==> inputs of job 8796 <==
// TopLevelPipe
module TopLevelPipe(input clk, rst,
	output [31:0] imem_addr, input [31:0] imem_rdata,
	output [31:0] dmem_addr, output [31:0] dmem_wdata, output dmem_we, input [31:0] dmem_rdata);
clock: 10.0 ns
lec_check: 0
cap_margin: 20
core_margin: 10
core_utilization: 40
cts_cluster_diameter: 146
gpl_routability_driven: 0
gpl_timing_driven: 0
slew_margin: 20
tns_end_percent: 80
run.sh (not shown) runs the stock make flow with config.mk's settings and CLKGATE_MAP_FILE=.
==> job 7564: changes against job 8796 <==
CELL_PAD_IN_SITES_GLOBAL_PLACEMENT = 2   (was unset)
CORE_ASPECT_RATIO = 1.05   (was unset)
CORE_MARGIN = 2   (was 10)
CTS_CLUSTER_DIAMETER = unset   (was 146)
GPL_ROUTABILITY_DRIVEN = unset   (was 0)
GPL_TIMING_DRIVEN = unset   (was 0)
PLACE_DENSITY = 0.74   (was unset)
TNS_END_PERCENT = unset   (was 80)
==> job 9214: changes against job 8796 <==
CELL_PAD_IN_SITES_GLOBAL_PLACEMENT = 2   (was unset)
CORE_ASPECT_RATIO = 1.05   (was unset)
CORE_MARGIN = 2   (was 10)
CORE_UTILIZATION = 58   (was 40)
CTS_CLUSTER_DIAMETER = unset   (was 146)
CTS_CLUSTER_SIZE = 12   (was unset)
GPL_ROUTABILITY_DRIVEN = unset   (was 0)
GPL_TIMING_DRIVEN = unset   (was 0)
PLACE_DENSITY = 0.89   (was unset)
SETUP_SLACK_MARGIN = 0.68   (was unset)
TNS_END_PERCENT = unset   (was 80)
==> flow/constraint.sdc (replaced) <==
create_clock -name core_clock -period 9.01 [get_ports {clk}]
set_input_delay 1.8020 -clock core_clock [delete_from_list [all_inputs] [get_ports {clk}]]
set_output_delay 1.8020 -clock core_clock [all_outputs]
set_load 0.01 [all_outputs]
==> summary.txt <==
Implementation summary

The flow ran to the end, but the layout failed its checks. The layout checks failed on negative setup slack. The setup TNS after final layout is -0.000896 ns. The post-route clock period utilization is 100%. The smallest setup slack after layout is -0.000896 ns. The final count of negative-setup-slack endpoints is 1.

Entering global routing, the biggest net connects 36 pins.
the above is filed under job 8796

==> summary.txt <==
Implementation summary

The run finished with no timing, DRC or antenna violations. The pin count of the biggest net entering global routing is 136. After layout, the worst path uses 88.9% of the clock period.

The setup TNS after final layout is 0 ns. The final timing report counts setup violations totalling 0.
the above is filed under job 9214

==> summary.txt <==
Implementation summary

The run finished with no timing, DRC or antenna violations. The layout overhead on the synthesized area is 13.9%. The post-route clock period utilization is 90.2%.

Setup total negative slack on the finished layout was measured at 0 ns. The smallest setup slack after layout is 0.984 ns. Entering global routing, the biggest net connects 138 pins.

The CTS report gives the tree buffer count as 170. The transition time recorded at the tightest slew-check pin is 1.21 ns.
the above is filed under job 7564


---

==> run a <==
Starting RTL as in the previous note.
clock: 6.3 ns
lec_check: 0
cap_margin: 20
core_margin: 2
core_utilization: 71
cts_cluster_size: 25
place_density: 0.67
slew_margin: 20
==> run b (differences from run a) <==
--- a/flow/config.mk
+++ b/flow/config.mk
@@ -7,7 +7,5 @@
 export LEC_CHECK = 0
 export CAP_MARGIN = 20
 export CORE_MARGIN = 2
-export CORE_UTILIZATION = 71
-export CTS_CLUSTER_SIZE = 25
-export PLACE_DENSITY = 0.67
+export CORE_UTILIZATION = 58
 export SLEW_MARGIN = 20
==> flow/constraint.sdc (replaced) <==
create_clock -name core_clock -period 5.17 [get_ports {clk}]
set_input_delay 1.0340 -clock core_clock [delete_from_list [all_inputs] [get_ports {clk}]]
set_output_delay 1.0340 -clock core_clock [all_outputs]
set_load 0.01 [all_outputs]
==> flow_summary.yaml <==
# generated from flow reports
outcome:
  status: "stopped before the end"
  failing_step: "global routing"
place:
  dp.final_hpwl_um: 176000
  gp_congestion: 1.04
  pre_cts_ws_ns: -0.771
  dp_cells: 7114
die:
  fp_util_pct: 71.7
  num_rows: 118
  die_area_mm2: 0.107
cts:
  postCtsSetupBuffers: 32
  numCtsBuffers: 153
[end of results for run a]
==> flow_summary.yaml <==
# implementation run metrics
outcome:
  so_faults: "negative setup slack"
  status: "failed layout checks"
final_timing:
  layout_setup_ws_ns: -1.43
  setup_viol: 318
route:
  wl_met1_um: 93500
cts:
  postCtsSetupBuffers: 31
  numCtsBuffers: 161
place:
  dp.final_hpwl_um: 171000
  gp_congestion: 1.03
  pre_cts_ws_ns: -1.74
die:
  fp_util_pct: 58.4
  die_area_mm2: 0.131
[end of results for run b]

---

==> indigo: inputs <==
Starting RTL as in the previous note.
clock: 5.85 ns
lec_check: 0
cap_margin: 20
core_margin: 2
core_utilization: 70
cts_cluster_size: 14
setup_slack_margin: -0.36
slew_margin: 5
==> inputs of zinc, as changes to indigo <==
Settings changed: CORE_UTILIZATION 70 to 61, CTS_CLUSTER_DIAMETER set to 229, CTS_CLUSTER_SIZE 14 to not set, MAX_ROUTING_LAYER set to met4, MIN_ROUTING_LAYER set to met1, SETUP_SLACK_MARGIN -0.36 to 1.89, SLEW_MARGIN 5 to 20.
==> flow/constraint.sdc (replaced) <==
create_clock -name core_clock -period 6.43 [get_ports {clk}]
set_input_delay 1.2860 -clock core_clock [delete_from_list [all_inputs] [get_ports {clk}]]
set_output_delay 1.2860 -clock core_clock [all_outputs]
set_load 0.01 [all_outputs]
==> inputs of harbor, as changes to indigo <==
Settings changed: CAP_MARGIN 20 to 0, CTS_CLUSTER_SIZE 14 to 25, SETUP_SLACK_MARGIN -0.36 to not set, SLEW_MARGIN 5 to 20.
==> flow/constraint.sdc (replaced) <==
create_clock -name core_clock -period 6.3 [get_ports {clk}]
set_input_delay 1.2600 -clock core_clock [delete_from_list [all_inputs] [get_ports {clk}]]
set_output_delay 1.2600 -clock core_clock [all_outputs]
set_load 0.01 [all_outputs]
==> inputs of pepper, as changes to indigo <==
Settings changed: CORE_UTILIZATION 70 to 40, CTS_CLUSTER_SIZE 14 to not set, SETUP_SLACK_MARGIN -0.36 to not set, SLEW_MARGIN 5 to 20.
==> flow/constraint.sdc (replaced) <==
create_clock -name core_clock -period 11.4 [get_ports {clk}]
set_input_delay 2.2800 -clock core_clock [delete_from_list [all_inputs] [get_ports {clk}]]
set_output_delay 2.2800 -clock core_clock [all_outputs]
set_load 0.01 [all_outputs]
==> comparison table <==
| item | zinc | pepper | harbor | indigo |
|---|---|---|---|---|
| Run status | complete, but fails checks | complete, no violations | aborted with a tool error | aborted with a tool error |
| Last stage reached | - | - | global routing | global routing |
| Violated checks | setup timing | - | - | - |
| Slew at the pin closest to its max-slew limit | 1.22 ns | 1.28 ns | - | - |
| Layout filler cell count | 7627 | 16350 | - | - |
| Cells resized by post-CTS repair | 168 | 0 | 384 | 283 |
| Post-route clock period utilization | 103% | 81.6% | - | - |
| Ant. Diodes | 9 | 11 | - | - |
| Clk tree area frac | 5.98% | 6.44% | - | - |
| Type of destination of the critical path | register | register | - | - |
| Maximum frequency from static timing analysis | 0.152 GHz | 0.108 GHz | - | - |
| Count of cells along the worst register-to-register path | 36 | 24 | - | - |
| Crit path DRT | 7.14 ns | 12.10 ns | - | - |
| Net switching power | 6.86 mW | 3.70 mW | - | - |
| Startpoint type of the worst setup path | register | register | - | - |
| Detailed-routing wirelength on met1 | 92000 um | 102000 um | - | - |
| Count of inverters not on the clock network in the layout | 114 | 114 | - | - |
| Max-cap violations | 0 | 0 | - | - |
| DRT antenna net count | 0 | 0 | - | - |
| Slack of the worst reg-to-reg path | -0.16 ns | 2.10 ns | - | - |
| Std-Cell Core Area | 0.121 mm^2 | 0.185 mm^2 | 0.105 mm^2 | 0.105 mm^2 |
| Routed via count divided by cell count | 6.97 | 6.10 | - | - |
| Post-Layout Inst Area | 0.0897 mm^2 | 0.0843 mm^2 | - | - |
| Combined buffer and inverter count along the critical path | 16 | 2 | - | - |
| Post-route clock skew | 0.0378 ns | 0.0421 ns | - | - |
| Die X-Extent | 353 um | 435 um | 330 um | 330 um |
Power figures rest on the tool's default switching activity, not on a simulated workload.
